==> exp/amber: inputs <==
==> flow/design.v <==
`timescale 1ns / 1ps
module Contador_Comparador(
	input	clk, rst,
	input enable,
	output reg iguales	
	);
reg [25:0] CuentaCada20ns;
always @ (posedge rst or posedge clk) 
	begin
	  if (rst) CuentaCada20ns <= 0;  
	  else if (iguales) CuentaCada20ns <= 0;
			else if (enable) CuentaCada20ns <= CuentaCada20ns +1;
			else CuentaCada20ns <= CuentaCada20ns;
	end
always @(CuentaCada20ns)
	begin
		if (CuentaCada20ns == 5_000) 
			iguales = 'b1; 
		else iguales = 0;
end
endmodule
`timescale 1ns / 1ps
module Debouncer(
    input Clock,
    input Reset,
    input Switch,
    output reg One_Shot,
	 output reg Sw_Clean
    );
	 parameter [2:0] Ini  = 'b000;
	 parameter [2:0] Shot = 'b001;
	 parameter [2:0] Off1 = 'b011;
	 parameter [2:0] Sw_1 = 'b010;
	 parameter [2:0] Off2 = 'b110;
	 wire Delay_End;
	 reg [2:0] Status;
	 always @ (posedge Reset, posedge Clock)
		begin
			if (Reset)
				Status <= Ini;
			else
				case (Status)
					Ini: if (Switch)
						Status <= Shot;
					else
						Status <= Ini; 
					Shot: Status <= Off1;
					Off1: if (Delay_End)
						Status <= Sw_1;
					else
						Status <= Off1;
					Sw_1: if (~Switch)
						Status <= Off2;
					else
						Status <= Sw_1;
					Off2: if (Delay_End)
						Status <= Ini;
					else
						Status <= Off2;
					default: Status <= Ini;
				endcase
		end
	always @ (Status)
		begin
			case (Status)
				Ini:  begin One_Shot = 'b0; Sw_Clean = 'b0; end
				Shot: begin One_Shot = 'b1; Sw_Clean = 'b0; end
				Off1: begin One_Shot = 'b0; Sw_Clean = 'b1; end
				Sw_1: begin One_Shot = 'b0; Sw_Clean = 'b0; end
				Off2: begin One_Shot = 'b0; Sw_Clean = 'b1; end
				default: begin One_Shot = 'b0; Sw_Clean = 'b0; end
			endcase
		end
	Contador_Comparador CC(.clk(Clock), .rst(Reset), .enable(Switch), .iguales(Delay_End));
endmodule
`timescale 1ns / 1ps
module MaquinaEstados(
	input A,
	input B,
	input clk,
	input reset,
	output reg inc,
	output reg dec
);
parameter espera = 'b0000;
parameter a_0    = 'b0001; 
parameter a_1    = 'b0010; 
parameter b_0    = 'b0011; 
parameter b_1    = 'b0100; 
reg [2:0] estado;
always @ (posedge clk, posedge reset)
begin
	if(reset)
		estado <= 0;
	else
	begin
		case(estado)
		espera:
		begin
			if(A == 1 && B == 0) estado <= a_0;
			else if(B == 1 && A == 0) estado <= b_0;
		end
		a_0:
		begin
			if(B)	estado <= a_1;
		end
		b_0:
		begin
			if(A) estado <= b_1;
		end
		a_1:
		begin
			estado <= espera;
		end
		b_1:
		begin
			estado <= espera;
		end
		default:	estado <= espera;
		endcase
	end
end
always @ (estado)
begin
	case(estado)
	espera:
	begin
		inc = 0;
		dec = 0;
	end
	a_0:
	begin
		inc = 0;
		dec = 0;
	end
	b_0:
	begin
		inc = 0;
		dec = 0;
	end
	a_1:
	begin
		inc = 1;
		dec = 0;
	end
	b_1:
	begin
		inc = 0;
		dec = 1;
	end
	default:
	begin
		inc = 0;
		dec = 0;
	end
	endcase
end
endmodule
`timescale 1ns / 1ps
module SumadorRotary #(parameter [11:0] resetValue = 12'd0)(
	input clk,
	input reset,
	input inc,
	input dec,
	output reg [15:0] result
    );
parameter increase = 15;
	always @ (posedge reset or posedge clk)
		begin
		if(reset) result <= resetValue;
		else if(inc)
		begin
			result <= result+increase;
		end
		else if(dec)
		begin
				result <= result-increase;
		end
		end
endmodule
`timescale 1ns / 1ps
module RotaryEncoders #(parameter [11:0] resetValue = 12'd0)(
	input clk,
	input reset,
	input LeftA,
	input LeftB,
	input RightA,
	input RightB,
	output [15:0] result,
	output [15:0] result2,
	output moved		 
    );
	 wire LeftA_shot;
	 wire LeftB_shot;
	 wire RightA_shot;
	 wire RightB_shot;
	 wire increase;
	 wire decrease;
	 wire [15:0] res;
	 wire increase2;
	 wire decrease2;
	 wire [15:0] res2;
	 Debouncer deb1(.Clock(clk), .Reset(reset), .Switch(LeftA), .Sw_Clean(LeftA_shot));
	 Debouncer deb2(.Clock(clk), .Reset(reset), .Switch(LeftB), .Sw_Clean(LeftB_shot));
	 MaquinaEstados maquina1(.A(LeftA_shot), .B(LeftB_shot), .clk(clk), .reset(reset), .inc(increase), .dec(decrease));
	 SumadorRotary #(resetValue) sumador(.clk(clk), .reset(reset), .inc(increase), .dec(decrease), .result(res));
	 Debouncer deb4(.Clock(clk), .Reset(reset), .Switch(RightA), .Sw_Clean(RightA_shot));
	 Debouncer deb3(.Clock(clk), .Reset(reset), .Switch(RightB), .Sw_Clean(RightB_shot));
	 MaquinaEstados maquina2(.A(RightA_shot), .B(RightB_shot), .clk(clk), .reset(reset), .inc(increase2), .dec(decrease2));
	 SumadorRotary #(resetValue) sumador2(.clk(clk), .reset(reset), .inc(increase2), .dec(decrease2), .result(res2));
	 assign result = res;
	 assign result2 = res2;
	 assign moved = increase | decrease | increase2 | decrease2;
endmodule
`timescale 1ns / 1ps
module clockdiv(
	input wire clk,		 
	input wire clr,		 
	output wire dclk,		 
	output wire segclk	 
	);
reg [16:0] q;
always @(posedge clk or posedge clr)
begin
	if (clr == 1)
		q <= 0;
	else
		q <= q + 1;
end
assign segclk = q[16];
assign dclk = q[0];
endmodule
`timescale 1ns / 1ps
module vga640x480(
	input wire clk,			      
	input wire pix_en,		      
	input wire moved,		      
	input wire clr,	           
	input [15:0] posx,
	input [15:0] posy,
	input [15:0] posx2,
	input [15:0] posy2,
	output wire hsync,		  
	output wire vsync,		 
	output reg[2:0] red,	      
	output reg[2:0] green,    
	output reg[1:0] blue,	    
	output [3:0] score1,
	output [3:0] score2
	);
parameter cursor_width  = 20;
parameter cursor_height = 20;
parameter ball_size = 10;
reg [15:0] ball_x;
reg [15:0] ball_y;
localparam [6:0] cursor_size_player1 = 20;
localparam [6:0] cursor_size_player2 = 20;
reg [3:0] player1_score;
reg [3:0] player2_score;
reg [7:0] player1_color;
reg [7:0] player2_color;
parameter hpixels  = 800;        
parameter vlines   = 521;       
parameter hpulse   = 96; 	    
parameter vpulse   = 2; 	   
parameter hbp      = 144; 	  
parameter hfp      = 784; 	 
parameter vbp      = 31;   
parameter vfp      = 511; 
reg [9:0] hc;
reg [9:0] vc;
always @(posedge clk or posedge clr)
begin
	if (clr == 1)
	begin
		hc <= 0;
		vc <= 0;
	end
	else if (pix_en)
	begin
		if (hc < hpixels - 1)
			hc <= hc + 1;
		else
		begin
			hc <= 0;
			if (vc < vlines - 1)
				vc <= vc + 1;
			else
				vc <= 0;
		end
	end
end
assign hsync = (hc < hpulse) ? 0:1;
assign vsync = (vc < vpulse) ? 0:1;
reg printH_player1;
reg printV_player1;
reg printH_ball;
reg printV_ball;
reg printH_player2;
reg printV_player2;
always @*
begin
	printV_player1 = (vc > vbp + posy && vc < vbp + posy + cursor_size_player1);
	printV_player2 = (vc > vbp + posy2 && vc < vbp + posy2 + cursor_size_player2);
	printV_ball    = (vc > vbp + ball_y && vc < vbp + ball_y + ball_size);
end
always @*
begin
	printH_player1 = (hc > hbp + posx && hc < hbp + posx + cursor_size_player1);
	printH_player2 = (hc > hbp + posx2 && hc < hbp + posx2 + cursor_size_player2);
	printH_ball    = (hc > hbp + ball_x && hc < hbp + ball_x + ball_size);
end
always @ (printH_player1, printV_player1, printH_player2, printV_player2, printH_ball, printV_ball, player1_color, player2_color)
begin
	if(printH_player1 && printV_player1 && printH_ball && printV_ball && printH_player2 && printV_player2)
	begin
		red = 3'b101;
		green = 3'b110;
		blue = 2'b01;
	end
	else if(printH_player1 && printV_player1)
	begin
		red = player1_color[7:5];
		green = player1_color[4:2];
		blue = player1_color[1:0];
	end
	else if(printH_player2 && printV_player2)
	begin
		red = player2_color[7:5];
		green = player2_color[4:2];
		blue = player2_color[1:0];
	end
	else if(printH_ball && printV_ball)
	begin
		red = 3'b001;
		green = 3'b111;
		blue = 2'b01;
	end
	else
	begin
		red = 3'b000;
		green = 3'b000;
		blue = 2'b00;
	end
end
reg [8:0] random;
always @(posedge clk or posedge clr)
begin
	if (clr == 1)
		random <= 0;
	else if (pix_en)
	begin
		if (random == 400)
			random <= 0;
		else
			random <= random + 1'b1;
	end
end
reg moved_q;
always @(posedge clk or posedge clr)
begin
	if (clr == 1)
	begin
		moved_q <= 0;
		ball_x <= 300;
		ball_y <= 300;
		player1_score <= 0;
		player2_score <= 0;
		player1_color <= 8'b11100110;
		player2_color <= 8'b00101011;
	end
	else
	begin
		moved_q <= moved;
		if (moved_q)
		begin
			if((ball_x >= posx && ball_x <= posx + cursor_size_player1) && (ball_y >= posy && ball_y <= posy + cursor_size_player1))
			begin
				ball_x <= random[8:0] ;
				ball_y <= random[8:0] ;
				player1_score <= player1_score + 1;
				player1_color <= player1_color+1;
			end
			else if((ball_x >= posx2 && ball_x <= posx2 + cursor_size_player2) && (ball_y >= posy2 && ball_y <= posy2 + cursor_size_player2))
			begin
				ball_x <= random[8:0] ;
				ball_y <= random[8:0] ;
				player2_score <= player2_score + 1;
				player2_color <= player2_color+1;
			end
		end
	end
end
assign score1 = player1_score;
assign score2 = player2_score;
endmodule
`timescale 1ns / 1ps
module nCounter #(parameter integer limit=2, parameter busSize = 4)(
    input clk, enable, rst,
    output reg [busSize-1:0] count,
	 output reg overflow
    );
	 always @ (posedge rst, posedge clk)
	 begin
		if(rst)
		begin
			count<='b0;
			overflow <= 0;
		end
		else
		begin
		overflow <= 0;
		if(count == limit)  
			begin
				count<='b0;
				overflow <= 1;
			end
		else if(enable)
			count<=count+'b1;
		end
	 end
endmodule
`timescale 1ns / 1ps
module Timer #(parameter busSize = 26, parameter binTime = 50_000_000)(
    input clk, enable, rst,
    output reg toggle
    );
	 reg [busSize-1:0] localCount;
	 reg [busSize-1:0] limit;
	always @ (posedge rst, posedge clk) 
	begin
		if (rst) begin localCount <= 0; limit <= binTime; end
		else if (toggle) localCount <= 0;
		else if (enable) localCount <= localCount +1;
	end
	always @ (limit, localCount) 
	begin
		if (localCount == limit) toggle = 'b1; 
		else toggle = 'b0;
	end
endmodule
`timescale 1ns / 1ps
module Mux4_4(
    input [3:0] numA,
	 input [3:0] numB,
	 input [3:0] numC,
	 input [3:0] numD,
    input [1:0] sw,
    output [3:0] out
    );
	 assign out = (sw[0] == 1) ? (sw[1] == 1 ? numD : numB) : (sw[1] == 1 ? numC : numA);
endmodule
`timescale 1ns / 1ps
module bin_to_hex(
    input w,
    input x,
    input y,
    input z,
    output [6:0] num
    );
		assign num[6]= (~w&~x&~y&z)| (~w&x&~y&~z)| (w&x&~y&z)| (w&~x&y&z);
		assign num[5]= (w&x&y&z)| (w&x&y&~z)| (w&x&~y&~z)| (w&~x&y&z)|(~w&x&y&~z)|(~w&x&~y&z);
		assign num[4]= (~w&~x&y&~z)| (w&x&~y&~z)| (w&x&y);
		assign num[3]= (x&y&z)| (~x&~y&z)| (w&~x&y&~z)| (~w&x&~y&~z);
		assign num[2]= (~w&z)| (~x&~y&z)| (~w&x&~y);
		assign num[1] = (~w&~x&~y&z)| (~w&~x&y&z)| (~w&~x&y&~z)| (~w&x&y&z)| (w&x&~y&z);
		assign num[0]= (~w&~x&~y)| (~w&x&y&z)| (w&x&~y&~z);
endmodule
`timescale 1ns / 1ps
module Display(
	 input clk,
	 input rst,
	 input [3:0]A, 
	 input [3:0]B, 
	 input [3:0]C, 
	 input [3:0]D,
    output [6:0] numOut,
    output [3:0] transistor
    );
	 wire tggl;
	 wire [1:0] switcher;
	 wire [3:0] currentNumber;
	 Timer #(22, 250_000) dispTimer(.clk(clk), .enable(1'b1), .rst(rst), .toggle(tggl));  
	 nCounter #(4, 2) switch(.clk(clk),.count(switcher), .enable(tggl), .rst(rst), .overflow());  
	 Mux4_4 numbers(.sw(switcher), .numA(D), .numB(C), .numC(B), .numD(A), .out(currentNumber));
	 Mux4_4 oneCold(.sw(switcher), .numA(4'b0111), .numB(4'b1011), .numC(4'b1101), .numD(4'b1110), .out(transistor));
	 bin_to_hex converter(.w(currentNumber[3]),.x(currentNumber[2]),.y(currentNumber[1]),.z(currentNumber[0]), .num(numOut));	 
endmodule
`timescale 1ns / 1ps
module SuperBallPickupMasterRotaryChampionDeluxe5(
	input LeftA,
	input LeftB,
	input RightA,
	input RightB,
	input LeftA2,
	input LeftB2,
	input RightA2,
	input RightB2,
	input wire clk,			 
	input wire reset,			 
	output wire [6:0] seg,	 
	output wire [3:0] an,	 
	output wire dp,			 
	output wire [2:0] red,	 
	output wire [2:0] green, 
	output wire [1:0] blue,	 
	output wire hsync,		 
	output wire vsync,			 
	output resetOut
	);
wire segclk;
wire dclk;
assign dp = 1;
wire [15:0] posx;
wire [15:0] posy;
wire [15:0] posx2;
wire [15:0] posy2;
wire moved1;
wire moved2;
RotaryEncoders #(12'd100) rot(.clk(clk),.reset(reset), .LeftA(LeftA),.LeftB(LeftB),.RightA(RightA),.RightB(RightB),.result(posx),.result2(posy),.moved(moved1));
RotaryEncoders #(12'd400) rot2(.clk(clk),.reset(reset), .LeftA(LeftA2),.LeftB(LeftB2),.RightA(RightA2),.RightB(RightB2),.result(posx2),.result2(posy2),.moved(moved2));
clockdiv U1(.clk(clk),.clr(reset),.segclk(segclk),.dclk(dclk));
wire [3:0] score1;
wire [3:0] score2;
vga640x480 U3(.clk(clk),.pix_en(~dclk),.moved(moved1 | moved2),.clr(reset),.hsync(hsync),.vsync(vsync), .posx(posx), .posy(posy),  .posx2(posx2), .posy2(posy2), .red(red),.green(green),.blue(blue),.score1(score1),.score2(score2));
Display outputDisp(.clk(clk),.rst(reset),.A(4'b0001),.B(score1),.C(4'b0010),.D(score2),.numOut(seg),.transistor(an));
assign resetOut = reset;
endmodule
==> flow/run.sh <==
#!/bin/bash
# the make line also repeats each setting of config.mk as NAME=value (left out here)
make -C /OpenROAD-flow-scripts/flow DESIGN_CONFIG=/design/flow/config.mk WORK_HOME=/design/flow/orfs CLKGATE_MAP_FILE= finish
==> flow/config.mk <==
export PLATFORM = sky130hd
export DESIGN_NAME = SuperBallPickupMasterRotaryChampionDeluxe5
export DESIGN_NICKNAME = SuperBallPickupMasterRotaryChampionDeluxe5
export VERILOG_FILES = /design/flow/design.v
export SDC_FILE = /design/flow/constraint.sdc
export NUM_CORES = 4
export LEC_CHECK = 0
export ABC_AREA = 1
export CAP_MARGIN = 20
export CORE_MARGIN = 2
export CORE_UTILIZATION = 72
export CTS_CLUSTER_DIAMETER = 376
export CTS_CLUSTER_SIZE = 10
export PLACE_DENSITY = 0.36
export SETUP_SLACK_MARGIN = 1.66
export SLEW_MARGIN = 20
==> flow/constraint.sdc <==
create_clock -name core_clock -period 5.63 [get_ports {clk}]
set_input_delay 1.1260 -clock core_clock [delete_from_list [all_inputs] [get_ports {clk}]]
set_output_delay 1.1260 -clock core_clock [all_outputs]
set_load 0.01 [all_outputs]
==> exp/nickel (differences from exp/amber) <==
--- a/flow/config.mk
+++ b/flow/config.mk
@@ -9,8 +9,7 @@
 export CAP_MARGIN = 20
 export CORE_MARGIN = 2
 export CORE_UTILIZATION = 72
-export CTS_CLUSTER_DIAMETER = 376
-export CTS_CLUSTER_SIZE = 10
-export PLACE_DENSITY = 0.36
-export SETUP_SLACK_MARGIN = 1.66
+export MAX_ROUTING_LAYER = met4
+export PLACE_DENSITY_LB_ADDON = 0.01
+export SETUP_SLACK_MARGIN = 1.47
 export SLEW_MARGIN = 20
==> results <==
- Clock power: exp/nickel is larger than exp/amber (8.4%).
- Clock skew: exp/amber is higher than exp/nickel (0.0025 ns).
- Worst hold slack: exp/nickel is worse than exp/amber (0.0018 ns).
- In exp/nickel the first-iteration DRC count is higher than in exp/amber, by about 30%.
- In exp/nickel the non-clock buffer count is higher than in exp/amber, by 16.
- Against exp/amber, the power of exp/nickel is higher by about 3.6%.
- Count of clock-buffer cells in the layout: exp/amber is higher than exp/nickel (21).
Power and IR drop assume default switching activity.
